## constraint.sdc

```tcl
create_clock -name core_clock -period 7.33 [get_ports {clk}]
set_input_delay 1.4660 -clock core_clock [delete_from_list [all_inputs] [get_ports {clk}]]
set_output_delay 1.4660 -clock core_clock [all_outputs]
set_load 0.01 [all_outputs]
```

## design.v

```verilog
`timescale 1ns / 1ps
`default_nettype none
module bit_extender(X,Z);
	input wire [15:0] X;
	output wire [31:0] Z;
	wire [31:0] T;
	assign T[15:0] = X[15:0];
	assign T[31] = X[15];
	assign T[30] = X[15];
	assign T[29] = X[15];
	assign T[28] = X[15];
	assign T[27] = X[15];
	assign T[26] = X[15];
	assign T[25] = X[15];
	assign T[24] = X[15];
	assign T[23] = X[15];
	assign T[22] = X[15];
	assign T[21] = X[15];
	assign T[20] = X[15];
	assign T[19] = X[15];
	assign T[18] = X[15];
	assign T[17] = X[15];
	assign T[16] = X[15];
	assign Z = T;
endmodule
`default_nettype wire
`timescale 1ns / 1ps
`default_nettype none
module mux_2to1(X,Y,C,R);
   parameter N = 32;
   input  wire [(N-1):0] X, Y;
   input  wire           C;
   output wire [(N-1):0] R;
   assign R = C ? Y : X;
endmodule
`default_nettype wire
`timescale 1ns / 1ps
`default_nettype none
module mux_4to1(W,X,Y,Z,C,R);
   parameter N = 32;
	input  wire [(N-1):0] W, X, Y, Z;
	input  wire [1:0]     C;
	output wire [(N-1):0] R;
   wire [(N-1):0] mux_lsb_0_out, mux_lsb_1_out;
   mux_2to1 #(.N(N)) MUX_LSB_0 (.X(W), .Y(X), .C(C[0]), .R(mux_lsb_0_out));
   mux_2to1 #(.N(N)) MUX_LSB_1 (.X(Y), .Y(Z), .C(C[0]), .R(mux_lsb_1_out));
   mux_2to1 #(.N(N)) MUX_MSB (.X(mux_lsb_0_out), .Y(mux_lsb_1_out), .C(C[1]), .R(R));
endmodule
`default_nettype wire
`timescale 1ns / 1ps
`default_nettype none
module mux_16to1(X1,X2,X3,X4,X5,X6,X7,X8,X9,X10,X11,X12,X13,X14,X15,X16,C,R);
   parameter N = 32;
	input  wire [(N-1):0] X1, X2, X3, X4, X5, X6, X7, X8,
                         X9, X10, X11, X12, X13, X14, X15, X16;
	input  wire [3:0]     C;
	output wire [(N-1):0] R;
   wire [(N-1):0] mux_lsb_0_out, mux_lsb_1_out, mux_lsb_2_out, mux_lsb_3_out;
   mux_4to1 #(.N(N)) MUX_LSB_0 (.W(X1), .X(X2), .Y(X3), .Z(X4), .C(C[1:0]), .R(mux_lsb_0_out));
   mux_4to1 #(.N(N)) MUX_LSB_1 (.W(X5), .X(X6), .Y(X7), .Z(X8), .C(C[1:0]), .R(mux_lsb_1_out));
   mux_4to1 #(.N(N)) MUX_LSB_2 (.W(X9), .X(X10), .Y(X11), .Z(X12), .C(C[1:0]), .R(mux_lsb_2_out));
   mux_4to1 #(.N(N)) MUX_LSB_3 (.W(X13), .X(X14), .Y(X15), .Z(X16), .C(C[1:0]), .R(mux_lsb_3_out));
   mux_4to1 #(.N(N)) MUX_MSB (.W(mux_lsb_0_out), .X(mux_lsb_1_out),
         .Y(mux_lsb_2_out), .Z(mux_lsb_3_out), .C(C[3:2]), .R(R));
endmodule
`default_nettype wire
`timescale 1ns / 1ps
`default_nettype none
module equals(X,Y,Z);
   parameter N = 32;
	input  wire [(N-1):0] X, Y;
	output wire Z;
   wire [(N-1):0] xnor_result;
   assign xnor_result = ~(X ^ Y);  
   assign Z = & xnor_result;  
endmodule
`default_nettype wire
`timescale 1ns / 1ps
`default_nettype none
module add_1bit(X,Y,C_IN,Z,C_OUT);
	input  wire X;
	input  wire Y;
	input  wire C_IN;
	output wire Z;
	output wire C_OUT;
   wire half_sum;
	assign half_sum = X ^ Y;
	assign Z = half_sum ^ C_IN;
	assign C_OUT = X ? (Y | C_IN) : (Y & C_IN);
endmodule
`default_nettype wire
`timescale 1ns / 1ps
`default_nettype none
module add_32bit(X,Y,C_IN,Z,C_OUT);
	input  wire [31:0] X;
	input  wire [31:0] Y;
	input  wire C_IN;
	output wire [31:0] Z;
	output wire C_OUT;
   wire [30:0] carry;
	add_1bit ADD0 (.X(X[0]), .Y(Y[0]), .C_IN(C_IN), .Z(Z[0]), .C_OUT(carry[0]));
	add_1bit ADD1 (.X(X[1]), .Y(Y[1]), .C_IN(carry[0]), .Z(Z[1]), .C_OUT(carry[1]));
	add_1bit ADD2 (.X(X[2]), .Y(Y[2]), .C_IN(carry[1]), .Z(Z[2]), .C_OUT(carry[2]));
	add_1bit ADD3 (.X(X[3]), .Y(Y[3]), .C_IN(carry[2]), .Z(Z[3]), .C_OUT(carry[3]));
	add_1bit ADD4 (.X(X[4]), .Y(Y[4]), .C_IN(carry[3]), .Z(Z[4]), .C_OUT(carry[4]));
	add_1bit ADD5 (.X(X[5]), .Y(Y[5]), .C_IN(carry[4]), .Z(Z[5]), .C_OUT(carry[5]));
	add_1bit ADD6 (.X(X[6]), .Y(Y[6]), .C_IN(carry[5]), .Z(Z[6]), .C_OUT(carry[6]));
	add_1bit ADD7 (.X(X[7]), .Y(Y[7]), .C_IN(carry[6]), .Z(Z[7]), .C_OUT(carry[7]));
	add_1bit ADD8 (.X(X[8]), .Y(Y[8]), .C_IN(carry[7]), .Z(Z[8]), .C_OUT(carry[8]));
	add_1bit ADD9 (.X(X[9]), .Y(Y[9]), .C_IN(carry[8]), .Z(Z[9]), .C_OUT(carry[9]));
	add_1bit ADD10 (.X(X[10]), .Y(Y[10]), .C_IN(carry[9]), .Z(Z[10]), .C_OUT(carry[10]));
	add_1bit ADD11 (.X(X[11]), .Y(Y[11]), .C_IN(carry[10]), .Z(Z[11]), .C_OUT(carry[11]));
	add_1bit ADD12 (.X(X[12]), .Y(Y[12]), .C_IN(carry[11]), .Z(Z[12]), .C_OUT(carry[12]));
	add_1bit ADD13 (.X(X[13]), .Y(Y[13]), .C_IN(carry[12]), .Z(Z[13]), .C_OUT(carry[13]));
	add_1bit ADD14 (.X(X[14]), .Y(Y[14]), .C_IN(carry[13]), .Z(Z[14]), .C_OUT(carry[14]));
	add_1bit ADD15 (.X(X[15]), .Y(Y[15]), .C_IN(carry[14]), .Z(Z[15]), .C_OUT(carry[15]));
	add_1bit ADD16 (.X(X[16]), .Y(Y[16]), .C_IN(carry[15]), .Z(Z[16]), .C_OUT(carry[16]));
	add_1bit ADD17 (.X(X[17]), .Y(Y[17]), .C_IN(carry[16]), .Z(Z[17]), .C_OUT(carry[17]));
	add_1bit ADD18 (.X(X[18]), .Y(Y[18]), .C_IN(carry[17]), .Z(Z[18]), .C_OUT(carry[18]));
	add_1bit ADD19 (.X(X[19]), .Y(Y[19]), .C_IN(carry[18]), .Z(Z[19]), .C_OUT(carry[19]));
	add_1bit ADD20 (.X(X[20]), .Y(Y[20]), .C_IN(carry[19]), .Z(Z[20]), .C_OUT(carry[20]));
	add_1bit ADD21 (.X(X[21]), .Y(Y[21]), .C_IN(carry[20]), .Z(Z[21]), .C_OUT(carry[21]));
	add_1bit ADD22 (.X(X[22]), .Y(Y[22]), .C_IN(carry[21]), .Z(Z[22]), .C_OUT(carry[22]));
	add_1bit ADD23 (.X(X[23]), .Y(Y[23]), .C_IN(carry[22]), .Z(Z[23]), .C_OUT(carry[23]));
	add_1bit ADD24 (.X(X[24]), .Y(Y[24]), .C_IN(carry[23]), .Z(Z[24]), .C_OUT(carry[24]));
	add_1bit ADD25 (.X(X[25]), .Y(Y[25]), .C_IN(carry[24]), .Z(Z[25]), .C_OUT(carry[25]));
	add_1bit ADD26 (.X(X[26]), .Y(Y[26]), .C_IN(carry[25]), .Z(Z[26]), .C_OUT(carry[26]));
	add_1bit ADD27 (.X(X[27]), .Y(Y[27]), .C_IN(carry[26]), .Z(Z[27]), .C_OUT(carry[27]));
	add_1bit ADD28 (.X(X[28]), .Y(Y[28]), .C_IN(carry[27]), .Z(Z[28]), .C_OUT(carry[28]));
	add_1bit ADD29 (.X(X[29]), .Y(Y[29]), .C_IN(carry[28]), .Z(Z[29]), .C_OUT(carry[29]));
	add_1bit ADD30 (.X(X[30]), .Y(Y[30]), .C_IN(carry[29]), .Z(Z[30]), .C_OUT(carry[30]));
	add_1bit ADD31 (.X(X[31]), .Y(Y[31]), .C_IN(carry[30]), .Z(Z[31]), .C_OUT(C_OUT));
endmodule
`default_nettype wire
`timescale 1ns / 1ps
`default_nettype none
module subtract_1bit(
   X,
   Y,
   C_IN,
   Z,
   C_OUT
);
	input  wire X;
	input  wire Y;
	input  wire C_IN;
	output wire Z;
	output wire C_OUT;
   assign Z = (X^Y)^C_IN;
   assign C_OUT = X ? (Y & C_IN) : (Y | C_IN);
endmodule
`default_nettype wire
`timescale 1ns / 1ps
`default_nettype none
module subtract_32bit(
   X,
   Y,
   C_IN,
   Z,
   C_OUT
);
	input  wire [31:0] X;
	input  wire [31:0] Y;
	input  wire C_IN;
	output wire [31:0] Z;
	output wire C_OUT;
   wire [30:0] carry;
   subtract_1bit sub1_0 (.X(X[0]), .Y(Y[0]), .C_IN(C_IN), .Z(Z[0]), .C_OUT(carry[0]));
   subtract_1bit sub1_1 (.X(X[1]), .Y(Y[1]), .C_IN(carry[0]), .Z(Z[1]), .C_OUT(carry[1]));
   subtract_1bit sub1_2 (.X(X[2]), .Y(Y[2]), .C_IN(carry[1]), .Z(Z[2]), .C_OUT(carry[2]));
   subtract_1bit sub1_3 (.X(X[3]), .Y(Y[3]), .C_IN(carry[2]), .Z(Z[3]), .C_OUT(carry[3]));
   subtract_1bit sub1_4 (.X(X[4]), .Y(Y[4]), .C_IN(carry[3]), .Z(Z[4]), .C_OUT(carry[4]));
   subtract_1bit sub1_5 (.X(X[5]), .Y(Y[5]), .C_IN(carry[4]), .Z(Z[5]), .C_OUT(carry[5]));
   subtract_1bit sub1_6 (.X(X[6]), .Y(Y[6]), .C_IN(carry[5]), .Z(Z[6]), .C_OUT(carry[6]));
   subtract_1bit sub1_7 (.X(X[7]), .Y(Y[7]), .C_IN(carry[6]), .Z(Z[7]), .C_OUT(carry[7]));
   subtract_1bit sub1_8 (.X(X[8]), .Y(Y[8]), .C_IN(carry[7]), .Z(Z[8]), .C_OUT(carry[8]));
   subtract_1bit sub1_9 (.X(X[9]), .Y(Y[9]), .C_IN(carry[8]), .Z(Z[9]), .C_OUT(carry[9]));
   subtract_1bit sub1_10 (.X(X[10]), .Y(Y[10]), .C_IN(carry[9]), .Z(Z[10]), .C_OUT(carry[10]));
   subtract_1bit sub1_11 (.X(X[11]), .Y(Y[11]), .C_IN(carry[10]), .Z(Z[11]), .C_OUT(carry[11]));
   subtract_1bit sub1_12 (.X(X[12]), .Y(Y[12]), .C_IN(carry[11]), .Z(Z[12]), .C_OUT(carry[12]));
   subtract_1bit sub1_13 (.X(X[13]), .Y(Y[13]), .C_IN(carry[12]), .Z(Z[13]), .C_OUT(carry[13]));
   subtract_1bit sub1_14 (.X(X[14]), .Y(Y[14]), .C_IN(carry[13]), .Z(Z[14]), .C_OUT(carry[14]));
   subtract_1bit sub1_15 (.X(X[15]), .Y(Y[15]), .C_IN(carry[14]), .Z(Z[15]), .C_OUT(carry[15]));
   subtract_1bit sub1_16 (.X(X[16]), .Y(Y[16]), .C_IN(carry[15]), .Z(Z[16]), .C_OUT(carry[16]));
   subtract_1bit sub1_17 (.X(X[17]), .Y(Y[17]), .C_IN(carry[16]), .Z(Z[17]), .C_OUT(carry[17]));
   subtract_1bit sub1_18 (.X(X[18]), .Y(Y[18]), .C_IN(carry[17]), .Z(Z[18]), .C_OUT(carry[18]));
   subtract_1bit sub1_19 (.X(X[19]), .Y(Y[19]), .C_IN(carry[18]), .Z(Z[19]), .C_OUT(carry[19]));
   subtract_1bit sub1_20 (.X(X[20]), .Y(Y[20]), .C_IN(carry[19]), .Z(Z[20]), .C_OUT(carry[20]));
   subtract_1bit sub1_21 (.X(X[21]), .Y(Y[21]), .C_IN(carry[20]), .Z(Z[21]), .C_OUT(carry[21]));
   subtract_1bit sub1_22 (.X(X[22]), .Y(Y[22]), .C_IN(carry[21]), .Z(Z[22]), .C_OUT(carry[22]));
   subtract_1bit sub1_23 (.X(X[23]), .Y(Y[23]), .C_IN(carry[22]), .Z(Z[23]), .C_OUT(carry[23]));
   subtract_1bit sub1_24 (.X(X[24]), .Y(Y[24]), .C_IN(carry[23]), .Z(Z[24]), .C_OUT(carry[24]));
   subtract_1bit sub1_25 (.X(X[25]), .Y(Y[25]), .C_IN(carry[24]), .Z(Z[25]), .C_OUT(carry[25]));
   subtract_1bit sub1_26 (.X(X[26]), .Y(Y[26]), .C_IN(carry[25]), .Z(Z[26]), .C_OUT(carry[26]));
   subtract_1bit sub1_27 (.X(X[27]), .Y(Y[27]), .C_IN(carry[26]), .Z(Z[27]), .C_OUT(carry[27]));
   subtract_1bit sub1_28 (.X(X[28]), .Y(Y[28]), .C_IN(carry[27]), .Z(Z[28]), .C_OUT(carry[28]));
   subtract_1bit sub1_29 (.X(X[29]), .Y(Y[29]), .C_IN(carry[28]), .Z(Z[29]), .C_OUT(carry[29]));
   subtract_1bit sub1_30 (.X(X[30]), .Y(Y[30]), .C_IN(carry[29]), .Z(Z[30]), .C_OUT(carry[30]));
   subtract_1bit sub1_31 (.X(X[31]), .Y(Y[31]), .C_IN(carry[30]), .Z(Z[31]), .C_OUT(C_OUT));
endmodule
`default_nettype wire
`timescale 1ns / 1ps
`default_nettype none
module set_less_than_32bit(X,Y,Z);
	input  wire [31:0] X;
	input  wire [31:0] Y;
	output wire Z;
   wire sign_bit_xor, sub_cout;
   wire [31:0] subtract_result;
   assign sign_bit_xor = X[31] ^ Y[31];
   subtract_32bit SUB1 (.X(X), .Y(Y), .Z(subtract_result), .C_IN(1'b0), .C_OUT(sub_cout));
   assign Z = sign_bit_xor ? X[31] : subtract_result[31];
endmodule
`default_nettype wire
`timescale 1ns / 1ps
`default_nettype none
module shift_left_1bit(X,Y,I,Z);
	input  wire [31:0] X;
	input  wire [31:0] Y;
	input  wire [31:0] I;
	output wire Z;
   wire [31:0] index;
   wire lt0, gt31, temp;
   subtract_32bit SUB (.X(I), .Y(Y), .Z(index), .C_IN(1'b0), .C_OUT(temp));
   set_less_than_32bit LT0 (.X(index), .Y(32'd0), .Z(lt0));
   set_less_than_32bit GT31 (.X(32'd31), .Y(index), .Z(gt31));
   assign Z = (lt0 | gt31) ? 1'b0 : X[index];
endmodule
`default_nettype wire
`timescale 1ns / 1ps
`default_nettype none
module shift_right_1bit(X,Y,I,V,Z);
	input  wire [31:0] X, Y, I;
   input  wire V;
	output wire Z;
   wire [31:0] index;
   wire lt32, gte0, temp;
   add_32bit ADD (.X(I), .Y(Y), .Z(index), .C_IN(1'b0), .C_OUT(temp));
   set_less_than_32bit LT32 (.X(index), .Y(32'd32), .Z(lt32));
   set_less_than_32bit GTE0 (.X(32'hffffffff), .Y(index), .Z(gte0));
   assign Z = (lt32 & gte0) ? X[index] : V;
endmodule
`default_nettype wire
`timescale 1ns / 1ps
`default_nettype none
module shift_left_32bit(X,Y,Z);
	input  wire [31:0] X;
	input  wire [31:0] Y;
	output wire [31:0] Z;
   wire [31:0] tempZ;
   shift_left_1bit BIT0 (.X(X), .Y(Y), .I(0), .Z(tempZ[0]));
   shift_left_1bit BIT1 (.X(X), .Y(Y), .I(1), .Z(tempZ[1]));
   shift_left_1bit BIT2 (.X(X), .Y(Y), .I(2), .Z(tempZ[2]));
   shift_left_1bit BIT3 (.X(X), .Y(Y), .I(3), .Z(tempZ[3]));
   shift_left_1bit BIT4 (.X(X), .Y(Y), .I(4), .Z(tempZ[4]));
   shift_left_1bit BIT5 (.X(X), .Y(Y), .I(5), .Z(tempZ[5]));
   shift_left_1bit BIT6 (.X(X), .Y(Y), .I(6), .Z(tempZ[6]));
   shift_left_1bit BIT7 (.X(X), .Y(Y), .I(7), .Z(tempZ[7]));
   shift_left_1bit BIT8 (.X(X), .Y(Y), .I(8), .Z(tempZ[8]));
   shift_left_1bit BIT9 (.X(X), .Y(Y), .I(9), .Z(tempZ[9]));
   shift_left_1bit BIT10 (.X(X), .Y(Y), .I(10), .Z(tempZ[10]));
   shift_left_1bit BIT11 (.X(X), .Y(Y), .I(11), .Z(tempZ[11]));
   shift_left_1bit BIT12 (.X(X), .Y(Y), .I(12), .Z(tempZ[12]));
   shift_left_1bit BIT13 (.X(X), .Y(Y), .I(13), .Z(tempZ[13]));
   shift_left_1bit BIT14 (.X(X), .Y(Y), .I(14), .Z(tempZ[14]));
   shift_left_1bit BIT15 (.X(X), .Y(Y), .I(15), .Z(tempZ[15]));
   shift_left_1bit BIT16 (.X(X), .Y(Y), .I(16), .Z(tempZ[16]));
   shift_left_1bit BIT17 (.X(X), .Y(Y), .I(17), .Z(tempZ[17]));
   shift_left_1bit BIT18 (.X(X), .Y(Y), .I(18), .Z(tempZ[18]));
   shift_left_1bit BIT19 (.X(X), .Y(Y), .I(19), .Z(tempZ[19]));
   shift_left_1bit BIT20 (.X(X), .Y(Y), .I(20), .Z(tempZ[20]));
   shift_left_1bit BIT21 (.X(X), .Y(Y), .I(21), .Z(tempZ[21]));
   shift_left_1bit BIT22 (.X(X), .Y(Y), .I(22), .Z(tempZ[22]));
   shift_left_1bit BIT23 (.X(X), .Y(Y), .I(23), .Z(tempZ[23]));
   shift_left_1bit BIT24 (.X(X), .Y(Y), .I(24), .Z(tempZ[24]));
   shift_left_1bit BIT25 (.X(X), .Y(Y), .I(25), .Z(tempZ[25]));
   shift_left_1bit BIT26 (.X(X), .Y(Y), .I(26), .Z(tempZ[26]));
   shift_left_1bit BIT27 (.X(X), .Y(Y), .I(27), .Z(tempZ[27]));
   shift_left_1bit BIT28 (.X(X), .Y(Y), .I(28), .Z(tempZ[28]));
   shift_left_1bit BIT29 (.X(X), .Y(Y), .I(29), .Z(tempZ[29]));
   shift_left_1bit BIT30 (.X(X), .Y(Y), .I(30), .Z(tempZ[30]));
   shift_left_1bit BIT31 (.X(X), .Y(Y), .I(31), .Z(tempZ[31]));
   mux_2to1 SPECIAL_CASE (.X(tempZ), .Y(32'b0), .C(Y[31]), .R(Z));
endmodule
`default_nettype wire
`timescale 1ns / 1ps
`default_nettype none
module shift_right_logical_32bit(X,Y,Z);
	input  wire [31:0] X;
	input  wire [31:0] Y;
	output wire [31:0] Z;
   wire [31:0] tempZ;
   shift_right_1bit BIT0 (.X(X), .Y(Y), .I(0), .V(1'b0), .Z(tempZ[0]));
   shift_right_1bit BIT1 (.X(X), .Y(Y), .I(1), .V(1'b0), .Z(tempZ[1]));
   shift_right_1bit BIT2 (.X(X), .Y(Y), .I(2), .V(1'b0), .Z(tempZ[2]));
   shift_right_1bit BIT3 (.X(X), .Y(Y), .I(3), .V(1'b0), .Z(tempZ[3]));
   shift_right_1bit BIT4 (.X(X), .Y(Y), .I(4), .V(1'b0), .Z(tempZ[4]));
   shift_right_1bit BIT5 (.X(X), .Y(Y), .I(5), .V(1'b0), .Z(tempZ[5]));
   shift_right_1bit BIT6 (.X(X), .Y(Y), .I(6), .V(1'b0), .Z(tempZ[6]));
   shift_right_1bit BIT7 (.X(X), .Y(Y), .I(7), .V(1'b0), .Z(tempZ[7]));
   shift_right_1bit BIT8 (.X(X), .Y(Y), .I(8), .V(1'b0), .Z(tempZ[8]));
   shift_right_1bit BIT9 (.X(X), .Y(Y), .I(9), .V(1'b0), .Z(tempZ[9]));
   shift_right_1bit BIT10 (.X(X), .Y(Y), .I(10), .V(1'b0), .Z(tempZ[10]));
   shift_right_1bit BIT11 (.X(X), .Y(Y), .I(11), .V(1'b0), .Z(tempZ[11]));
   shift_right_1bit BIT12 (.X(X), .Y(Y), .I(12), .V(1'b0), .Z(tempZ[12]));
   shift_right_1bit BIT13 (.X(X), .Y(Y), .I(13), .V(1'b0), .Z(tempZ[13]));
   shift_right_1bit BIT14 (.X(X), .Y(Y), .I(14), .V(1'b0), .Z(tempZ[14]));
   shift_right_1bit BIT15 (.X(X), .Y(Y), .I(15), .V(1'b0), .Z(tempZ[15]));
   shift_right_1bit BIT16 (.X(X), .Y(Y), .I(16), .V(1'b0), .Z(tempZ[16]));
   shift_right_1bit BIT17 (.X(X), .Y(Y), .I(17), .V(1'b0), .Z(tempZ[17]));
   shift_right_1bit BIT18 (.X(X), .Y(Y), .I(18), .V(1'b0), .Z(tempZ[18]));
   shift_right_1bit BIT19 (.X(X), .Y(Y), .I(19), .V(1'b0), .Z(tempZ[19]));
   shift_right_1bit BIT20 (.X(X), .Y(Y), .I(20), .V(1'b0), .Z(tempZ[20]));
   shift_right_1bit BIT21 (.X(X), .Y(Y), .I(21), .V(1'b0), .Z(tempZ[21]));
   shift_right_1bit BIT22 (.X(X), .Y(Y), .I(22), .V(1'b0), .Z(tempZ[22]));
   shift_right_1bit BIT23 (.X(X), .Y(Y), .I(23), .V(1'b0), .Z(tempZ[23]));
   shift_right_1bit BIT24 (.X(X), .Y(Y), .I(24), .V(1'b0), .Z(tempZ[24]));
   shift_right_1bit BIT25 (.X(X), .Y(Y), .I(25), .V(1'b0), .Z(tempZ[25]));
   shift_right_1bit BIT26 (.X(X), .Y(Y), .I(26), .V(1'b0), .Z(tempZ[26]));
   shift_right_1bit BIT27 (.X(X), .Y(Y), .I(27), .V(1'b0), .Z(tempZ[27]));
   shift_right_1bit BIT28 (.X(X), .Y(Y), .I(28), .V(1'b0), .Z(tempZ[28]));
   shift_right_1bit BIT29 (.X(X), .Y(Y), .I(29), .V(1'b0), .Z(tempZ[29]));
   shift_right_1bit BIT30 (.X(X), .Y(Y), .I(30), .V(1'b0), .Z(tempZ[30]));
   shift_right_1bit BIT31 (.X(X), .Y(Y), .I(31), .V(1'b0), .Z(tempZ[31]));
   mux_2to1 SPECIAL_CASE (.X(tempZ), .Y(32'b0), .C(Y[31]), .R(Z));
endmodule
`default_nettype wire
`timescale 1ns / 1ps
`default_nettype none
module shift_right_arithmetic_32bit(X,Y,Z);
	input  wire [31:0] X;
	input  wire [31:0] Y;
	output wire [31:0] Z;
   wire [31:0] tempZ;
   shift_right_1bit BIT0 (.X(X), .Y(Y), .I(0), .V(X[31]), .Z(tempZ[0]));
   shift_right_1bit BIT1 (.X(X), .Y(Y), .I(1), .V(X[31]), .Z(tempZ[1]));
   shift_right_1bit BIT2 (.X(X), .Y(Y), .I(2), .V(X[31]), .Z(tempZ[2]));
   shift_right_1bit BIT3 (.X(X), .Y(Y), .I(3), .V(X[31]), .Z(tempZ[3]));
   shift_right_1bit BIT4 (.X(X), .Y(Y), .I(4), .V(X[31]), .Z(tempZ[4]));
   shift_right_1bit BIT5 (.X(X), .Y(Y), .I(5), .V(X[31]), .Z(tempZ[5]));
   shift_right_1bit BIT6 (.X(X), .Y(Y), .I(6), .V(X[31]), .Z(tempZ[6]));
   shift_right_1bit BIT7 (.X(X), .Y(Y), .I(7), .V(X[31]), .Z(tempZ[7]));
   shift_right_1bit BIT8 (.X(X), .Y(Y), .I(8), .V(X[31]), .Z(tempZ[8]));
   shift_right_1bit BIT9 (.X(X), .Y(Y), .I(9), .V(X[31]), .Z(tempZ[9]));
   shift_right_1bit BIT10 (.X(X), .Y(Y), .I(10), .V(X[31]), .Z(tempZ[10]));
   shift_right_1bit BIT11 (.X(X), .Y(Y), .I(11), .V(X[31]), .Z(tempZ[11]));
   shift_right_1bit BIT12 (.X(X), .Y(Y), .I(12), .V(X[31]), .Z(tempZ[12]));
   shift_right_1bit BIT13 (.X(X), .Y(Y), .I(13), .V(X[31]), .Z(tempZ[13]));
   shift_right_1bit BIT14 (.X(X), .Y(Y), .I(14), .V(X[31]), .Z(tempZ[14]));
   shift_right_1bit BIT15 (.X(X), .Y(Y), .I(15), .V(X[31]), .Z(tempZ[15]));
   shift_right_1bit BIT16 (.X(X), .Y(Y), .I(16), .V(X[31]), .Z(tempZ[16]));
   shift_right_1bit BIT17 (.X(X), .Y(Y), .I(17), .V(X[31]), .Z(tempZ[17]));
   shift_right_1bit BIT18 (.X(X), .Y(Y), .I(18), .V(X[31]), .Z(tempZ[18]));
   shift_right_1bit BIT19 (.X(X), .Y(Y), .I(19), .V(X[31]), .Z(tempZ[19]));
   shift_right_1bit BIT20 (.X(X), .Y(Y), .I(20), .V(X[31]), .Z(tempZ[20]));
   shift_right_1bit BIT21 (.X(X), .Y(Y), .I(21), .V(X[31]), .Z(tempZ[21]));
   shift_right_1bit BIT22 (.X(X), .Y(Y), .I(22), .V(X[31]), .Z(tempZ[22]));
   shift_right_1bit BIT23 (.X(X), .Y(Y), .I(23), .V(X[31]), .Z(tempZ[23]));
   shift_right_1bit BIT24 (.X(X), .Y(Y), .I(24), .V(X[31]), .Z(tempZ[24]));
   shift_right_1bit BIT25 (.X(X), .Y(Y), .I(25), .V(X[31]), .Z(tempZ[25]));
   shift_right_1bit BIT26 (.X(X), .Y(Y), .I(26), .V(X[31]), .Z(tempZ[26]));
   shift_right_1bit BIT27 (.X(X), .Y(Y), .I(27), .V(X[31]), .Z(tempZ[27]));
   shift_right_1bit BIT28 (.X(X), .Y(Y), .I(28), .V(X[31]), .Z(tempZ[28]));
   shift_right_1bit BIT29 (.X(X), .Y(Y), .I(29), .V(X[31]), .Z(tempZ[29]));
   shift_right_1bit BIT30 (.X(X), .Y(Y), .I(30), .V(X[31]), .Z(tempZ[30]));
   shift_right_1bit BIT31 (.X(X), .Y(Y), .I(31), .V(X[31]), .Z(tempZ[31]));
   wire [31:0] test_minus1;
   wire [1:0] spec_cases;
   wire temp, test_gt31, test_lt0;
   add_32bit TEST_MINUS1_ADD (.X(X), .Y(32'b1), .Z(test_minus1), .C_IN(1'b0), .C_OUT(temp));
   set_less_than_32bit LT0 (.X(Y), .Y(32'b0), .Z(test_lt0));
   set_less_than_32bit GT31 (.X(32'd31), .Y(Y), .Z(test_gt31));
   assign spec_cases[0] = 1'b0;  
   assign spec_cases[1] = test_gt31 | test_lt0;
   mux_4to1 SPECIALCASES (.W(tempZ), .X(32'b0), .Y(32'b0), .Z(32'b0), .C(spec_cases), .R(Z));
endmodule
`default_nettype wire
`timescale 1ns / 1ps
`default_nettype none
module alu(X,Y,op_code,Z,overflow,equal,zero);
	input  wire [31:0] X;
	input  wire [31:0] Y;
	input  wire [3:0] op_code;
	output wire [31:0] Z;
	output wire overflow;
	output wire equal;
	output wire zero;
   wire [31:0] and_output, or_output,  xor_output, nor_output, add_output,
               sub_output, slt_output, srl_output, sra_output, sll_output;
   wire add_cout, sub_cout;
   assign and_output = X & Y;
   assign or_output  = X | Y;
   assign xor_output = X ^ Y;
   assign nor_output = ~or_output;
   add_32bit ADDER (.X(X), .Y(Y), .C_IN(1'b0), .Z(add_output), .C_OUT(add_cout));
   subtract_32bit SUBTRACTER (.X(X), .Y(Y), .C_IN(1'b0), .Z(sub_output), .C_OUT(sub_cout));
   set_less_than_32bit SLT (.X(X), .Y(Y), .Z(slt_output[0]));
   assign slt_output[31:1] = 31'b0;
   shift_right_logical_32bit SRL (.X(Y), .Y(X), .Z(srl_output));
   shift_right_arithmetic_32bit SRA (.X(Y), .Y(X), .Z(sra_output));
   shift_left_32bit SLL (.X(Y), .Y(X), .Z(sll_output));
   mux_16to1 RESULT_MUX
             (.X1(and_output),
              .X2(or_output),
              .X3(xor_output),
              .X4(nor_output),
              .X5(32'b0),
              .X6(add_output),
              .X7(sub_output),
              .X8(slt_output),
              .X9(srl_output),
              .X10(sll_output),
              .X11(sra_output),
              .X12(32'b0),
              .X13(32'b0),
              .X14(32'b0),
              .X15(32'b0),
              .X16(32'b0),
              .C(op_code),
              .R(Z));
    mux_16to1 #(.N(1)) VALIDITY_MUX
              (.X1(1'b1),
               .X2(1'b1),
               .X3(1'b1),
               .X4(1'b1),
               .X5(1'b1),  
               .X6(1'b1),
               .X7(1'b1),
               .X8(1'b1),
               .X9(1'b1),
               .X10(1'b1),
               .X11(1'b1),
               .X12(1'b0),
               .X13(1'b0),
               .X14(1'b0),
               .X15(1'b0),
               .X16(1'b0),
               .C(op_code),
               .R(is_valid));
    wire is_valid, sub_equal_0, z_equal_0, overflow_bit;
    wire [1:0] op_is_add_sub;
    equals #(.N(4)) IS_ADD (.X(op_code), .Y(4'b0101), .Z(op_is_add_sub[1]));
    equals #(.N(4)) IS_SUB (.X(op_code), .Y(4'b0110), .Z(op_is_add_sub[0]));
    equals #(.N(32)) SUB_IS_0 (.X(sub_output), .Y(32'b0), .Z(sub_equal_0));
    equals #(.N(32)) Z_IS_0 (.X(Z), .Y(32'b0), .Z(z_equal_0));
    wire sub_overflow = (X[31] ^ Y[31]) ? (X[31] ^ Z[31]) : 0;
    wire add_overflow = (X[31] ^ Y[31]) ? 0 : (X[31] ^ Z[31]);
    mux_4to1 #(.N(1)) OVERFLOW (.W(1'b0), .X(sub_overflow), .Y(add_overflow),
                                .Z(1'b0), .R(overflow_bit), .C(op_is_add_sub));
    assign equal = is_valid ? sub_equal_0 : 1'b0;
    assign zero = is_valid ? z_equal_0 : 1'b0;
    assign overflow = is_valid ? overflow_bit : 1'b0;
endmodule
`default_nettype wire
`timescale 1ns / 1ps
`default_nettype none
module alu_control(alu_op, opcode, F, op);
	input  wire [2:0] alu_op;  
   input  wire [5:0] opcode;
	input  wire [5:0] F;
	output reg [3:0] op;
	always @(*) begin
      op <= 4'b0101;  
      if (alu_op == 3'b000) begin
         if (opcode == 6'b001000) op <= 4'b0101;   
         else if (opcode == 6'b001100) op <= 4'b0000;   
         else if (opcode == 6'b001101) op <= 4'b0001;   
         else if (opcode == 6'b001010) op <= 4'b0111;   
         else if (opcode == 6'b001110) op <= 4'b0010;   
      end  
      else if (alu_op == 3'b001 || alu_op == 3'b100) op <= 4'b0101;
		else if (alu_op == 3'b010) op <= 4'b0110;
		else if (alu_op === 3'b011) begin
         if (F == 6'b100100) op <= 4'b0000;  
         else if (F == 6'b100101) op <= 4'b0001;  
         else if (F == 6'b100110) op <= 4'b0010;  
         else if (F == 6'b100111) op <= 4'b0011;  
         else if (F == 6'b100000) op <= 4'b0101;  
         else if (F == 6'b100010) op <= 4'b0110;  
         else if (F == 6'b101010) op <= 4'b0111;  
         else if (F == 6'b000010) op <= 4'b1000;  
         else if (F == 6'b000000) op <= 4'b1001;  
         else if (F == 6'b000011) op <= 4'b1010;  
		end
	end
endmodule
`default_nettype wire
`timescale 1ns / 1ps
`default_nettype none
module control_unit(cclk, rstb, I, State, PcWriteCond, PcWrite, IorD, MemRead, MemWrite,
   MemToReg, IrWrite, PcSource, AluOp, AluSrcA, AluSrcB, RegWrite, RegDst, NextState);
   input  wire cclk, rstb;
	input  wire [31:0] I;
   input  wire [3:0] State;
   output wire PcWrite, IorD, MemRead, MemWrite, MemToReg, IrWrite, RegWrite;
   output wire [1:0] PcSource, PcWriteCond, AluSrcA, AluSrcB, RegDst;
   output wire [2:0] AluOp;
   output reg  [3:0] NextState;
	wire R;   
   wire RS;  
	wire L;   
	wire S;   
	wire B;   
   wire J;   
   wire JAL;
	assign R = ~I[31] & ~I[30] & ~I[29] & ~I[28] & ~I[27] & ~I[26];
   assign RS = R & (I[5:2] == 4'b0000);
	assign L = I[31] & ~I[30] & ~I[29] & ~I[28] & I[27] & I[26];
	assign S = I[31] & ~I[30] & I[29] & ~I[28] & I[27] & I[26];
	assign B = ~I[31] & ~I[30] & ~I[29] & I[28] & ~I[27];
   assign J = (~I[31] & ~I[30] & ~I[29] & ~I[28] & I[27]) | (R & (I[20:0] == 20'd8));
   assign JAL = J & (I[31:26] == 6'b000011);
   assign PcWrite = (State == 4'b0000 | State == 4'b1001) ? 1'b1 : 1'b0;
   assign PcWriteCond = (State == 4'b1000) ? {B & I[26], B & ~I[26]} : 2'b0;
   assign IorD = (State == 4'b0011 | State == 4'b0101) ? 1'b1 : 1'b0;
   assign MemRead = (State == 4'b0000 | State == 4'b0011) ? 1'b1 : 1'b0;
   assign MemWrite = (State == 4'b0101) ? 1'b1 : 1'b0;
   assign MemToReg = (State == 4'b0100) ? 1'b1 : 1'b0;
   assign IrWrite = (State == 4'b0000) ? 1'b1 : 1'b0;
   assign RegWrite = (State == 4'b0100 | State == 4'b0111 | State == 4'b1011 | State == 4'b1101) ? 1'b1 : 1'b0;
   assign RegDst = (State == 4'b1101) ? 2'b10
         : (State == 4'b0111 ? 1'b1 : 1'b0);
   assign AluSrcA = (State == 4'b0010 | State == 4'b0110 |
         State == 4'b1000 | State == 4'b1010) ? (R & RS ? 2'b10 : 2'b01) : 2'b00;
   assign AluSrcB = (State == 4'b0000) ? 2'b01
         : ((State == 4'b0001) ? 2'b11
            : ((State == 4'b0010 | State == 4'b1010) ? 2'b10 : 2'b00));
   assign PcSource = (State == 4'b1000) ? 2'b01
         : ((State == 4'b1001) ? (R ? 2'b11 : 2'b10) : 2'b00);
	assign AluOp = (State == 4'b0000 | State == 4'b0001) ? 3'b100
      : (R ? 3'b011
         : (B ? 3'b010
            : ((L | S) ? 3'b001 : 3'b000)));
   always @(posedge cclk) begin
      if (~rstb) begin
         NextState <= 4'b0000;
      end else begin
         case (State)
         4'b0000: NextState <= 4'b0001;
         4'b0001: begin
            if (JAL) NextState <= 4'b1101;
            else if (J) NextState <= 4'b1001;
            else if (B) NextState <= 4'b1000;
            else if (L | S) NextState <= 4'b0010;
            else if (R) NextState <= 4'b0110;
            else NextState <= 4'b1010;
         end
         4'b0010: begin
            if (L) NextState <= 4'b0011;
            else if (S) NextState <= 4'b0101;
            else NextState <= 4'b1111;
         end
         4'b0011: begin
            if (L) NextState <= 4'b0100;
            else NextState <= 4'b1111;
         end
         4'b0100: begin
            if (L) NextState <= 4'b0000;
            else NextState <= 4'b1111;
         end
         4'b0101: begin
            if (S) NextState <= 4'b1100;
            else NextState <= 4'b1111;
         end
         4'b0110: begin
            if (R) NextState <= 4'b0111;
            else NextState <= 4'b1111;
         end
         4'b0111: begin
            if (R) NextState <= 4'b0000;
            else NextState <= 4'b1111;
         end
         4'b1000: begin
            if (B) NextState <= 4'b1100;
            else NextState <= 4'b1111;
         end
         4'b1001: begin
            if (J) NextState <= 4'b1100;
            else NextState <= 4'b1111;
         end
         4'b1010: begin
            if (~R && ~J) NextState <= 4'b1011;
            else NextState <= 4'b1111;
         end
         4'b1011: begin
            if (~R && ~J) NextState <= 4'b0000;
            else NextState <= 4'b1111;
         end
         4'b1100: NextState <= 4'b0000;
         4'b1101: begin
            if (JAL) NextState <= 4'b1001;
            else NextState <= 4'b1111;
         end
         default: NextState <= 4'b1111;
         endcase
      end
   end
endmodule
`default_nettype wire
`timescale 1ns / 1ps
`default_nettype none
module register_file(cclk,rstb,write,read_reg_0,read_reg_1,write_reg,write_data,reg0,reg1);
	input  wire cclk;
	input  wire rstb;
	input  wire write;
	input  wire [4:0] read_reg_0;
	input  wire [4:0] read_reg_1;
	input  wire [4:0] write_reg;
	input  wire [31:0] write_data;
	output wire [31:0] reg0;
	output wire [31:0] reg1;
   reg [31:0] registers[31:0];
   assign reg0 = registers[read_reg_0];
   assign reg1 = registers[read_reg_1];
   always @(posedge cclk) begin
      if (~rstb) begin
         registers[0] <= 32'b0;
         registers[1] <= 32'b0;
         registers[2] <= 32'b0;
         registers[3] <= 32'b0;
         registers[4] <= 32'b0;
         registers[5] <= 32'b0;
         registers[6] <= 32'b0;
         registers[7] <= 32'b0;
         registers[8] <= 32'b0;
         registers[9] <= 32'b0;
         registers[10] <= 32'b0;
         registers[11] <= 32'b0;
         registers[12] <= 32'b0;
         registers[13] <= 32'b0;
         registers[14] <= 32'b0;
         registers[15] <= 32'b0;
         registers[16] <= 32'b0;
         registers[17] <= 32'b0;
         registers[18] <= 32'b0;
         registers[19] <= 32'b0;
         registers[20] <= 32'b0;
         registers[21] <= 32'b0;
         registers[22] <= 32'b0;
         registers[23] <= 32'b0;
         registers[24] <= 32'b0;
         registers[25] <= 32'b0;
         registers[26] <= 32'b0;
         registers[27] <= 32'b0;
         registers[28] <= 32'b0;
         registers[29] <= 32'b0;
         registers[30] <= 32'b0;
         registers[31] <= 32'b0;
      end else begin
         if (write) begin
            registers[write_reg] <= write_data;
         end
      end
   end
endmodule
`default_nettype wire
`timescale 1ns/1ps
`default_nettype none
module mips(clk, rstb, mem_wr_data, mem_addr, mem_rd_data, mem_wr_ena, PC);
	input wire clk, rstb;
	output wire mem_wr_ena;
	output wire [31:0] mem_wr_data, mem_addr;
	input wire [31:0] mem_rd_data;             
	output reg [31:0] PC;
   reg  [31:0] MemDataReg, InstReg, RegA, RegB, AluOut;
   wire [4:0] RegFile_WriteAddr;
   wire [31:0] RegFile_WriteData;
   wire [31:0] RegFile_Data0, RegFile_Data1, AluAMux, AluBMux;
   wire Ctl_PcWrite, Ctl_IorD, Ctl_MemRead, Ctl_MemWrite,
        Ctl_MemToReg, Ctl_IrWrite, Ctl_RegWrite;
   wire [1:0] Ctl_PcWriteCond, Ctl_PcSource, Ctl_AluSrcA, Ctl_AluSrcB, Ctl_RegDst;
   wire [2:0] Ctl_AluOp;
   wire [3:0] Ctl_State;
   wire [3:0] AluCtl_AluOpcode;
   wire Alu_Zero;
   wire [31:0] Alu_Z;
   wire [31:0] SignExtend_Out;
   assign mem_addr = Ctl_IorD ? AluOut : PC;
   assign mem_wr_data = RegB;
   assign mem_wr_ena = Ctl_MemWrite;
   assign RegFile_WriteAddr = Ctl_RegDst[1] ? 5'd31 : (Ctl_RegDst[0] ? InstReg[15:11] : InstReg[20:16]);
   assign RegFile_WriteData = Ctl_RegDst[1] ? PC : (Ctl_MemToReg ? mem_rd_data : AluOut);
   assign AluAMux = Ctl_AluSrcA[1] ? InstReg[10:6] : (Ctl_AluSrcA[0] ? RegA : PC);
   assign AluBMux = Ctl_AluSrcB[1]
      ? (Ctl_AluSrcB[0] ? {SignExtend_Out[29:0],2'b0} : SignExtend_Out)
      : (Ctl_AluSrcB[0] ? 32'd4 : RegB);
	register_file REGFILE (.cclk(clk), .rstb(rstb), .write(Ctl_RegWrite),
         .write_reg(RegFile_WriteAddr), .write_data(RegFile_WriteData),
         .read_reg_0(InstReg[25:21]), .read_reg_1(InstReg[20:16]),
         .reg0(RegFile_Data0), .reg1(RegFile_Data1));
   control_unit CONTROL (.cclk(clk), .rstb(rstb), .I(InstReg), .State(Ctl_State),
      .PcWriteCond(Ctl_PcWriteCond), .PcWrite(Ctl_PcWrite), .IorD(Ctl_IorD),
      .MemRead(Ctl_MemRead), .MemWrite(Ctl_MemWrite), .MemToReg(Ctl_MemToReg),
      .IrWrite(Ctl_IrWrite), .PcSource(Ctl_PcSource), .AluOp(Ctl_AluOp),
      .AluSrcA(Ctl_AluSrcA), .AluSrcB(Ctl_AluSrcB), .RegWrite(Ctl_RegWrite),
      .RegDst(Ctl_RegDst), .NextState(Ctl_State));
   alu_control ALU_CONTROL (.alu_op(Ctl_AluOp),
      .opcode(InstReg[31:26]), .F(InstReg[5:0]), .op(AluCtl_AluOpcode));
   alu ALU (.X(AluAMux), .Y(AluBMux), .op_code(AluCtl_AluOpcode), .Z(Alu_Z), .zero(Alu_Zero));
   bit_extender SIGN_EXTEND (.X(InstReg[15:0]), .Z(SignExtend_Out));
   always @(posedge clk) begin
      if (~rstb) begin
         MemDataReg <= 32'b0;
         InstReg <= 32'b0;
         RegA <= 32'b0;
         RegB <= 32'b0;
         AluOut <= 32'b0;
         PC <= 32'h00400000;
      end else begin
         RegA <= RegFile_Data0;
         RegB <= RegFile_Data1;
         if (Ctl_MemToReg) MemDataReg <= mem_rd_data;
         if (Ctl_IrWrite) InstReg <= mem_rd_data;
         AluOut <= Alu_Z;
         if (Ctl_PcWrite || (Ctl_PcWriteCond[0] & Alu_Zero) ||
              (Ctl_PcWriteCond[1] & ~Alu_Zero)) begin
            case (Ctl_PcSource)
            2'b00: PC <= Alu_Z;
            2'b01: PC <= AluOut;
            2'b10: PC <= {PC[31:28], InstReg[25:0], 2'b0};
            2'b11: PC <= RegA;
            endcase
         end
      end
   end
endmodule
`default_nettype wire
```

## run.sh

```bash
#!/bin/bash
# the make line also repeats each setting of config.mk as NAME=value (left out here)
make -C /OpenROAD-flow-scripts/flow DESIGN_CONFIG=/design/flow/config.mk WORK_HOME=/design/flow/orfs CLKGATE_MAP_FILE= finish
```

## config.mk

```make
export PLATFORM = sky130hd
export DESIGN_NAME = mips
export DESIGN_NICKNAME = mips
export VERILOG_FILES = /design/flow/design.v
export SDC_FILE = /design/flow/constraint.sdc
export NUM_CORES = 4
export LEC_CHECK = 0
export CAP_MARGIN = 35
export CORE_ASPECT_RATIO = 0.74
export CORE_MARGIN = 2
export CORE_UTILIZATION = 70
export CTS_CLUSTER_DIAMETER = 391
export CTS_CLUSTER_SIZE = 21
export GPL_TIMING_DRIVEN = 1
export PLACE_DENSITY = 0.95
export SETUP_SLACK_MARGIN = 0.86
export SLEW_MARGIN = 20
export TNS_END_PERCENT = 5
```

==> results of run 1 <==
## timing repair
item | in CTS
setup buffers | 60
pin swaps | 112
gates resized | 354
hold endpoints to repair | 0
gates cloned | 1
setup endpoints to repair | 64
## metrics by stage
| step | setup TNS [ps] | total power [mW] | cell area, um2 | std cells |
|---|---|---|---|---|
| 4_1_cts | -183960 | 23.0 | 111000 | 10763 |
| 3_5_place_dp | -217380 | 18.3 | 107000 | 10582 |
| 3_3_place_gp | -182280 | 17.2 | 107000 | 10576 |
| 2_1_floorplan | -138840 | 13.7 | 99200 | 8389 |
## metal layers
layer | GRT overflow | track usage
met1 | 1025 | 0.920
met2 | 2712 | 1.02
met3 | 767 | 0.888
met4 | 1064 | 0.887
met5 | 119 | 0.828
==> reports/qor.csv, run 1 <==
stage;metric;value;unit
synthesis;Mapped Avg Cell Area;11.7;um2
synthesis;Post-synth mux share;0.196;
clock_network;hold-fix buffer count after cts;0;
clock_network;clk buf depth;3;
run_status;Halt Stage;5_1_grt;
synthesis;Mapped Nets;10183;
die;chip area;0.143;mm2
synthesis;Synth Instances;8389;
clock_network;TritonCTS buffer count;67;
run_status;status;did not finish;
synthesis;count of library flops with an enable pin;1024;
global_routing;total congestion overflow;5687;
synthesis;simple share;0.129;
synthesis;async set or reset register ratio after synthesis;0;
synthesis;main area contributors;edfxtp_1 (31%), ha_1 (22%), mux4_2 (16%);
global_routing;Tot GR Track Use;0.936;
synthesis;Synth Warn #;4;
clock_network;CTS Sinks;1198;
synthesis;Post-synth seq share;0.350;
synthesis;top cell type by total area after synthesis;edfxtp_1;
synthesis;top-count cell post-synth;ha_1;
synthesis;Main logic family;adder cells;
synthesis;YS chip area;0.0979;mm2
synthesis;Syn Std Cell Area;0.0979;mm2
synthesis;Synth flops;1198;
die;Core Rows;118;
die;DIE WIDTH;439;um
synthesis;yosys adder share;0.227;
die;die height;326;um
synthesis;cell total in the yosys stat output;8389;
clock_network;H-Tree Depth;3;
run_status;Error Message;[ERROR GRT-0116] Global routing finished with congestion. Check the congestion regions in the DRC Viewer.;
place;DP HPWL;320000;um
die;Top Ports;131;
synthesis;yosys xor share;0.00331;
place;Place WS;-4790;ps
synthesis;Most common reg cell;edfxtp_1;
synthesis;Commonest cells post-synth;ha_1 (1,760), nor2_1 (1,396), edfxtp_1 (1,024);
clock_network;Root Buffer;clkbuf_16;
synthesis;top cell type's share of synthesized area;0.314;
die;fp_density;0.703;
synthesis;Compound Share, Synth;0.0652;
place;Final Wtd Congestion;1.45;
synthesis;Netlist cell types;121;
die;Core ar.;0.139;mm2
place;port bufs;130;
==> run 2, diff against run 1 <==
CAP_MARGIN = 20   (was 35)
CORE_ASPECT_RATIO = default   (was 0.74)
CORE_UTILIZATION = 14   (was 70)
CTS_CLUSTER_DIAMETER = default   (was 391)
CTS_CLUSTER_SIZE = default   (was 21)
GPL_TIMING_DRIVEN = default   (was 1)
PLACE_DENSITY = 0.6   (was 0.95)
SETUP_SLACK_MARGIN = default   (was 0.86)
TNS_END_PERCENT = default   (was 5)
clock period = 20.1 ns   (was 7.33 ns; I/O delays follow)
==> reports/qor.csv, run 2 <==
stage;metric;value;unit;change
power;maximum VDD drop;0.0669;mV;
clock_network;hold-fix buffer count after cts;0;;unchanged
synthesis;async set or reset register ratio after synthesis;0;;unchanged
synthesis;cell total in the yosys stat output;8389;;unchanged
power;Switching Share;0.388;;
final_layout;Final nets;10138;;
drt;DR vias;78398;;
hold_path;Hold EP;InstReg[15]$_SDFFE_PN0P_;;
clock_network;post-cts repair resize count;0;;-100%
power;Sequential Power Share;0.335;;
setup_path;Buf/Inv on CP;3;;
clock_network;H-Tree Depth;4;;+1
synthesis;Netlist cell types;121;;unchanged
die;Core Rows;307;;+160%
synthesis;Commonest cells post-synth;ha_1 (1,760), nor2_1 (1,396), edfxtp_1 (1,024);;
drt;wire per inst;24.2;um;
drt;DR iter-0 viols;10583;;
drt;post-route ant nets;0;;
clock_network;Root Buffer;clkbuf_16;;
setup_path;CP max stage cell;dfxtp_2;;
setup_path;CP required;20770;ps;
setup_path;most frequent CP cell;ha_1;;
synthesis;YS chip area;0.0979;mm2;unchanged
place;Final Wtd Congestion;0.987;;-32%
final_layout;P&R area growth vs syn;18.0;%;
final_timing;final hold viol count;0;;
setup_path;Crit. End Element;flop;;
setup_path;Critical Path Sink;PC[17]$_SDFFE_PN0P_;;
global_routing;number of global-route vias before repair;76008;;
die;chip area;0.706;mm2;+390%
final_timing;period utilization;0.671;;
final_timing;Fin Hold WS;469;ps;
global_routing;pin count of the biggest net entering global routing;150;;
power;Internal;5.37;mW;
power;Clk network pwr share;0.271;;
global_routing;met1 Track Usage GR;0.136;;
die;Core ar.;0.698;mm2;+400%
place;Place WS;7020;ps;+11,810 ps
global_routing;GR Layer Usage met2;0.189;;
synthesis;top cell type's share of synthesized area;0.314;;unchanged
final_timing;Worst-Margin Slew;1280;ps;
synthesis;Mapped Avg Cell Area;11.7;um2;unchanged
place;DP HPWL;296000;um;-7.6%
global_routing;first-pass GRT wire length;591000;um;
setup_path;WP depth;46;;
setup_path;r2r endpoint;PC[17]$_SDFFE_PN0P_;;
drt;First-pass DRT Iterations;8;;
setup_path;startpoint types;flop;;
power;Comb power;3.46;mW;
final_timing;Setup TNS;0;ps;
power;Leakage;42.7;nW;
power;Net Switching;3.41;mW;
synthesis;count of library flops with an enable pin;1024;;unchanged
hold_path;hold-critical path depth;2;;
synthesis;Post-synth seq share;0.350;;unchanged
synthesis;main area contributors;edfxtp_1 (31%), ha_1 (22%), mux4_2 (16%);;
hold_path;worst hold path startpoint;InstReg[15]$_SDFFE_PN0P_;;
setup_path;Largest delay share family, worst path;adder cells;;
power;seq pwr;2.94;mW;
clock_network;CTS Sinks;1198;;unchanged
final_layout;Combinational Area;0.0614;mm2;
power;Max power group;combinational cells;;
run_status;status;no timing/DRC/antenna violations;;
synthesis;Synth Instances;8389;;unchanged
global_routing;GRT met3 Usage;0.0367;;
global_routing;Top Usage Layer GRT;met2;;
final_timing;final setup margin;6620;ps;
synthesis;Compound Share, Synth;0.0652;;unchanged
final_timing;clock skew;26.7;ps;
global_routing;total congestion overflow;0;;
synthesis;Syn Std Cell Area;0.0979;mm2;unchanged
synthesis;Synth Warn #;4;;unchanged
synthesis;Main logic family;adder cells;;
setup_path;classification of the worst setup path;reg -> reg;;
setup_path;crit path from;CONTROL.NextState[4]$_DFF_P_;;
drt;drt total wl;428000;um;
clock_network;Worst-path clk slew;60;ps;
flow_run;max-cap viol count;0;;
drt;Remaining DRCs;0;;
final_timing;Tmin final;13480;ps;
synthesis;Synth flops;1198;;unchanged
synthesis;yosys adder share;0.227;;unchanged
synthesis;yosys xor share;0.00331;;unchanged
final_layout;Flop area;0.0343;mm2;
synthesis;top cell type by total area after synthesis;edfxtp_1;;
clock_network;TritonCTS buffer count;132;;+97%
final_timing;Max Slew Vio Count;0;;
die;die height;840;um;+160%
power;Comb pwr share;0.394;;
final_timing;Max-slew headroom;0.139;;
flow_run;tool warnings;125;;
setup_path;Crit Path Max Fanout;56;;
setup_path;crit path DAT;14150;ps;
die;Top Ports;131;;unchanged
die;DIE WIDTH;840;um;+92%
clock_network;clk buf depth;3;;unchanged
die;fp_density;0.140;;-0.562
power;Pwr Density;76.0;mW/mm2;
place;DP Area;0.111;mm2;+3.8%
synthesis;Most common reg cell;edfxtp_1;;
synthesis;top-count cell post-synth;ha_1;;
final_layout;post-route cell area;0.116;mm2;
drt;Vias/cell;4.42;;
synthesis;Post-synth mux share;0.196;;unchanged
power;clock network power;2.38;mW;
hold_path;worst min-delay path class;reg -> reg;;
setup_path;R2R setup slack;6620;ps;
final_timing;RSZ-0062 raised after global routing;no;;
final_layout;FILL cells;76488;;
setup_path;FF-to-FF Start;CONTROL.NextState[4]$_DFF_P_;;
synthesis;Mapped Nets;10183;;unchanged
clock_network;TritonCTS clock tree;built;;
final_timing;achievable clock frequency;0.0742;GHz;
place;port bufs;130;;unchanged
global_routing;Tot GR Track Use;0.116;;
global_routing;initial antenna violation count;48;;
setup_path;max incr delay on CP;930;ps;
synthesis;simple share;0.129;;unchanged
clock_network;setup bufs post-CTS;0;;-100%
final_timing;endpoints failing setup;0;;
clock_network;Insertion Delay late pin;790;ps;
setup_path;Reg2Reg Depth;46;;
-- run 2: through the flow --
| step | instances | power (mW) | util |
|---|---|---|---|
| after global routing | 17716 | 9.13 | 0.165 |
| after global placement | 17476 | 6.25 | 0.159 |
| after floorplan | 8389 | 4.95 | - |
| after CTS | 17709 | 8.69 | 0.165 |
| final | 17739 | 8.78 | 0.166 |
| after detailed placement | 17476 | 6.35 | 0.159 |
-- run 2: final cells by class --
type / instances / area share
Sequential cell: 1198 / 0.297
Tap cell: 9270 / 0.100
Timing Repair Buffer: 405 / 0.0302
Inverter: 152 / 0.00500
Multi-Input combinational cell: 6455 / 0.531
Clock buffer: 174 / 0.0309
Antenna cell: 26 / 0.000563
Clock inverter: 59 / 0.00515
-- run 2: layer usage --
metal  routed length (um)  up-vias
li1                     -    32792
met4                29200       20
met5                  146        -
met3                52600     1111
met2               195000     5070
met1               151000    39405
==> run 3, diff against run 2 <==
CAP_MARGIN = 5   (was 20)
CELL_PAD_IN_SITES_DETAIL_PLACEMENT = 1   (was default)
CORE_ASPECT_RATIO = 0.74   (was default)
CORE_MARGIN = 7   (was 2)
CORE_UTILIZATION = 25   (was 14)
CTS_CLUSTER_DIAMETER = 216   (was default)
CTS_CLUSTER_SIZE = 79   (was default)
GPL_ROUTABILITY_DRIVEN = 1   (was default)
GPL_TIMING_DRIVEN = 0   (was default)
HOLD_SLACK_MARGIN = 0.11   (was default)
MAX_ROUTING_LAYER = met4   (was default)
MIN_ROUTING_LAYER = met2   (was default)
PLACE_DENSITY = default   (was 0.6)
PLACE_DENSITY_LB_ADDON = 0.08   (was default)
SLEW_MARGIN = 5   (was 20)
TNS_END_PERCENT = 80   (was default)
clock period = 7.24 ns   (was 20.1 ns; I/O delays follow)
==> reports/qor.csv, run 3 <==
stage;metric;value;unit;change
die;die height;552;um;-34%
synthesis;main area contributors;edfxtp_1 (31%), ha_1 (22%), mux4_2 (16%);;
clock_network;H-Tree Depth;1;;-3
place;Place WS;-7940;ps;-14,950 ps
place;DP HPWL;495000;um;+67%
global_routing;total congestion overflow;976;;
global_routing;Tot GR Track Use;0.602;;
synthesis;Commonest cells post-synth;ha_1 (1,760), nor2_1 (1,396), edfxtp_1 (1,024);;
synthesis;Post-synth mux share;0.196;;unchanged
run_status;Halt Stage;5_1_grt;;
die;Top Ports;131;;unchanged
synthesis;yosys adder share;0.227;;unchanged
synthesis;Mapped Nets;10183;;unchanged
clock_network;hold-fix buffer count after cts;0;;unchanged
run_status;status;did not finish;;
clock_network;CTS Sinks;1198;;unchanged
clock_network;TritonCTS buffer count;19;;-86%
synthesis;cell total in the yosys stat output;8389;;unchanged
place;Final Wtd Congestion;1.13;;+15%
synthesis;count of library flops with an enable pin;1024;;unchanged
synthesis;Mapped Avg Cell Area;11.7;um2;unchanged
die;DIE WIDTH;742;um;-12%
die;chip area;0.410;mm2;-42%
die;Core Rows;197;;-36%
synthesis;yosys xor share;0.00331;;unchanged
synthesis;Most common reg cell;edfxtp_1;;
synthesis;simple share;0.129;;unchanged
synthesis;Synth Instances;8389;;unchanged
synthesis;async set or reset register ratio after synthesis;0;;unchanged
synthesis;YS chip area;0.0979;mm2;unchanged
synthesis;Synth flops;1198;;unchanged
place;DP Area;0.111;mm2;-0.39%
synthesis;Syn Std Cell Area;0.0979;mm2;unchanged
synthesis;Synth Warn #;4;;unchanged
synthesis;top cell type's share of synthesized area;0.314;;unchanged
synthesis;Main logic family;adder cells;;
place;dpl cells;13891;;-21%
synthesis;Netlist cell types;121;;unchanged
run_status;Error Message;[ERROR GRT-0116] Global routing finished with congestion. Check the congestion regions in the DRC Viewer.;;
synthesis;Compound Share, Synth;0.0652;;unchanged
clock_network;Root Buffer;clkbuf_16;;
synthesis;top-count cell post-synth;ha_1;;
place;port bufs;130;;unchanged
clock_network;clk buf depth;3;;unchanged
synthesis;top cell type by total area after synthesis;edfxtp_1;;
die;fp_density;0.251;;+0.111
die;Core ar.;0.389;mm2;-44%
synthesis;Post-synth seq share;0.350;;unchanged
-- run 3: per-layer routing --
layer,overflow,track usage
met2,6,0.644
met4,6,0.247
met1,-,-
met3,964,0.765
met5,-,-
-- run 3: metrics by stage --
step / setup TNS, ps / util
after CTS: -218220 / 0.300
after detailed placement: -388190 / 0.284
after global placement: -1171380 / 0.275
after floorplan: -143780 / -
-- run 3: what timing repair did --
action | CTS
gates cloned | 11
endpoints found under the setup margin | 64
buffers inserted | 186
resized | 771
endpoints found under the hold margin | 0
pin swaps | 170
==> run 4, diff against run 3 <==
CAP_MARGIN = 20   (was 5)
CELL_PAD_IN_SITES_DETAIL_PLACEMENT = 2   (was 1)
CORE_ASPECT_RATIO = 0.98   (was 0.74)
CORE_MARGIN = 6   (was 7)
CORE_UTILIZATION = 56   (was 25)
CTS_CLUSTER_DIAMETER = default   (was 216)
CTS_CLUSTER_SIZE = default   (was 79)
GPL_ROUTABILITY_DRIVEN = default   (was 1)
GPL_TIMING_DRIVEN = default   (was 0)
HOLD_SLACK_MARGIN = default   (was 0.11)
MAX_ROUTING_LAYER = default   (was met4)
MIN_ROUTING_LAYER = default   (was met2)
PLACE_DENSITY_LB_ADDON = default   (was 0.08)
SLEW_MARGIN = 30   (was 5)
TNS_END_PERCENT = 20   (was 80)
clock period = 7.87 ns   (was 7.24 ns; I/O delays follow)
==> reports/qor.csv, run 4 <==
stage;metric;value;unit;change
synthesis;top-count cell post-synth;ha_1;;
synthesis;Synth Warn #;4;;unchanged
synthesis;simple share;0.129;;unchanged
synthesis;Most common reg cell;edfxtp_1;;
die;die height;426;um;-23%
synthesis;Post-synth mux share;0.196;;unchanged
place;port bufs;130;;unchanged
die;Core ar.;0.173;mm2;-56%
synthesis;Mapped Avg Cell Area;11.7;um2;unchanged
synthesis;Main logic family;adder cells;;
run_status;Error Message;[ERROR DPL-0033] detailed placement checks failed during check placement.;;
synthesis;Synth Instances;8389;;unchanged
synthesis;yosys xor share;0.00331;;unchanged
synthesis;main area contributors;edfxtp_1 (31%), ha_1 (22%), mux4_2 (16%);;
run_status;status;did not finish;;
run_status;Halt Stage;3_5_place_dp;;
synthesis;Mapped Nets;10183;;unchanged
synthesis;top cell type's share of synthesized area;0.314;;unchanged
synthesis;Syn Std Cell Area;0.0979;mm2;unchanged
synthesis;YS chip area;0.0979;mm2;unchanged
synthesis;yosys adder share;0.227;;unchanged
synthesis;top cell type by total area after synthesis;edfxtp_1;;
synthesis;Commonest cells post-synth;ha_1 (1,760), nor2_1 (1,396), edfxtp_1 (1,024);;
synthesis;cell total in the yosys stat output;8389;;unchanged
die;chip area;0.185;mm2;-55%
die;Core Rows;151;;-23%
die;Top Ports;131;;unchanged
place;Final Wtd Congestion;1.11;;-1.9%
die;fp_density;0.565;;+0.314
synthesis;count of library flops with an enable pin;1024;;unchanged
die;DIE WIDTH;434;um;-41%
synthesis;async set or reset register ratio after synthesis;0;;unchanged
synthesis;Compound Share, Synth;0.0652;;unchanged
synthesis;Post-synth seq share;0.350;;unchanged
synthesis;Synth flops;1198;;unchanged
synthesis;Netlist cell types;121;;unchanged
==> run 5, diff against run 4 <==
CELL_PAD_IN_SITES_DETAIL_PLACEMENT = default   (was 2)
CORE_ASPECT_RATIO = default   (was 0.98)
CORE_MARGIN = 2   (was 6)
CORE_UTILIZATION = 64   (was 56)
MAX_ROUTING_LAYER = met4   (was default)
PLACE_DENSITY = 0.6   (was default)
SLEW_MARGIN = 20   (was 30)
TNS_END_PERCENT = 95   (was 20)
clock period = 13.0 ns   (was 7.87 ns; I/O delays follow)
==> reports/qor.csv, run 5 <==
stage;metric;value;unit;change
run_status;status;no timing/DRC/antenna violations;;
synthesis;Most common reg cell;edfxtp_1;;
setup_path;R2R setup slack;460;ps;
setup_path;crit path from;InstReg[27]$_SDFFE_PN0P_;;
setup_path;Crit. End Element;flop;;
final_timing;clock skew;142;ps;
setup_path;FF-to-FF Start;InstReg[27]$_SDFFE_PN0P_;;
synthesis;async set or reset register ratio after synthesis;0;;unchanged
setup_path;max incr delay on CP;640;ps;
synthesis;Synth flops;1198;;unchanged
drt;First-pass DRT Iterations;11;;
setup_path;Critical Path Sink;PC[10]$_SDFFE_PN0P_;;
global_routing;initial antenna violation count;49;;
final_layout;FILL cells;10083;;
global_routing;Tot GR Track Use;0.585;;
place;DP Area;0.103;mm2;
clock_network;Worst-path clk slew;70;ps;
hold_path;worst min-delay path class;reg -> reg;;
synthesis;count of library flops with an enable pin;1024;;unchanged
setup_path;CP required;13640;ps;
power;Comb power;5.50;mW;
final_timing;final setup margin;457;ps;
final_timing;achievable clock frequency;0.0797;GHz;
setup_path;Reg2Reg Depth;53;;
final_timing;Worst-Margin Slew;1160;ps;
synthesis;main area contributors;edfxtp_1 (31%), ha_1 (22%), mux4_2 (16%);;
setup_path;classification of the worst setup path;reg -> reg;;
synthesis;top-count cell post-synth;ha_1;;
die;fp_density;0.645;;+0.0794
global_routing;GR Layer Usage met2;0.786;;
drt;wire per inst;42.3;um;
die;chip area;0.156;mm2;-16%
synthesis;Post-synth mux share;0.196;;unchanged
final_timing;endpoints failing setup;0;;
flow_run;max-cap viol count;0;;
power;Comb pwr share;0.397;;
setup_path;Buf/Inv on CP;3;;
final_timing;Max Slew Vio Count;0;;
setup_path;r2r endpoint;PC[10]$_SDFFE_PN0P_;;
place;Place WS;395;ps;
final_timing;Tmin final;12540;ps;
place;port bufs;130;;unchanged
synthesis;top cell type's share of synthesized area;0.314;;unchanged
setup_path;Crit Path Max Fanout;19;;
power;Clk network pwr share;0.272;;
power;maximum VDD drop;0.138;mV;
setup_path;CP max stage cell;or4_4;;
global_routing;met1 Track Usage GR;0.678;;
power;Pwr Density;129;mW/mm2;
synthesis;Compound Share, Synth;0.0652;;unchanged
clock_network;TritonCTS buffer count;119;;
global_routing;pin count of the biggest net entering global routing;99;;
final_timing;Max-slew headroom;0.222;;
hold_path;Hold EP;CONTROL.NextState[0]$_DFF_P_;;
drt;Vias/cell;8.12;;
place;DP HPWL;299000;um;
place;Final Wtd Congestion;1.15;;+3.4%
power;Tot Pwr;13.8;mW;
die;Top Ports;131;;unchanged
global_routing;GRT met3 Usage;0.249;;
hold_path;hold-critical path depth;2;;
global_routing;Top Usage Layer GRT;met2;;
drt;DR vias;86014;;
synthesis;yosys xor share;0.00331;;unchanged
synthesis;yosys adder share;0.227;;unchanged
clock_network;hold-fix buffer count after cts;0;;
synthesis;Synth Instances;8389;;unchanged
synthesis;Mapped Nets;10183;;unchanged
power;Internal;8.33;mW;
power;Switching Share;0.398;;
clock_network;H-Tree Depth;3;;
power;Max power group;combinational cells;;
die;DIE WIDTH;395;um;-9.0%
clock_network;CTS Sinks;1198;;
synthesis;Synth Warn #;4;;unchanged
clock_network;Insertion Delay late pin;860;ps;
synthesis;cell total in the yosys stat output;8389;;unchanged
final_layout;Combinational Area;0.0613;mm2;
synthesis;top cell type by total area after synthesis;edfxtp_1;;
clock_network;TritonCTS clock tree;built;;
synthesis;Mapped Avg Cell Area;11.7;um2;unchanged
final_timing;Setup TNS;0;ps;
clock_network;clk buf depth;3;;
setup_path;most frequent CP cell;ha_1;;
final_timing;RSZ-0062 raised after global routing;no;;
die;Core Rows;143;;-5.3%
final_layout;Final nets;10190;;
final_layout;post-route cell area;0.107;mm2;
synthesis;Commonest cells post-synth;ha_1 (1,760), nor2_1 (1,396), edfxtp_1 (1,024);;
final_layout;P&R area growth vs syn;9.18;%;
hold_path;worst hold path startpoint;CONTROL.NextState[3]$_DFF_P_;;
setup_path;WP depth;53;;
synthesis;YS chip area;0.0979;mm2;unchanged
setup_path;crit path DAT;13180;ps;
flow_run;tool warnings;124;;
final_layout;Flop area;0.0343;mm2;
global_routing;first-pass GRT wire length;627000;um;
final_timing;period utilization;0.965;;
setup_path;startpoint types;flop;;
die;Core ar.;0.152;mm2;-12%
drt;Remaining DRCs;0;;
synthesis;Post-synth seq share;0.350;;unchanged
power;seq pwr;4.57;mW;
synthesis;Syn Std Cell Area;0.0979;mm2;unchanged
setup_path;Largest delay share family, worst path;adder cells;;
power;Leakage;43.0;nW;
drt;post-route ant nets;0;;
global_routing;number of global-route vias before repair;85490;;
global_routing;total congestion overflow;0;;
synthesis;simple share;0.129;;unchanged
drt;drt total wl;448000;um;
power;clock network power;3.77;mW;
clock_network;Root Buffer;clkbuf_16;;
synthesis;Netlist cell types;121;;unchanged
synthesis;Main logic family;adder cells;;
drt;DR iter-0 viols;16089;;
power;Sequential Power Share;0.330;;
final_timing;final hold viol count;0;;
power;Net Switching;5.51;mW;
die;die height;395;um;-7.2%
run 5: cell type report:
class                           count  area share
Antenna cell                       59     0.00138
Multi-Input combinational cell   6456       0.574
Clock buffer                      172      0.0314
Timing Repair Buffer              469      0.0365
Inverter                          152     0.00538
Sequential cell                  1198       0.321
Clock inverter                     54     0.00705
Tap cell                         2030      0.0238
run 5: through the flow:
step | std cells | util | hold WS, ps
after global routing | 10581 | 0.704 | 486
after floorplan | 8389 | - | 404
after detailed placement | 10303 | 0.675 | 429
after global placement | 10303 | 0.675 | 440
final | 10590 | 0.704 | 469
after CTS | 10529 | 0.702 | 452
run 5: repair_timing:
action                     CTS  global route
buffers inserted             0             1
gates resized                0             8
setup endpoints to repair    0            32
run 5: metal layers:
metal  vias up  part of all wire
met2      9084              0.40
met5         -                 0
met1     41058              0.32
met4         0              0.11
li1      32917                 -
met3      2955              0.17
Power is estimated from default activity; no workload was simulated.
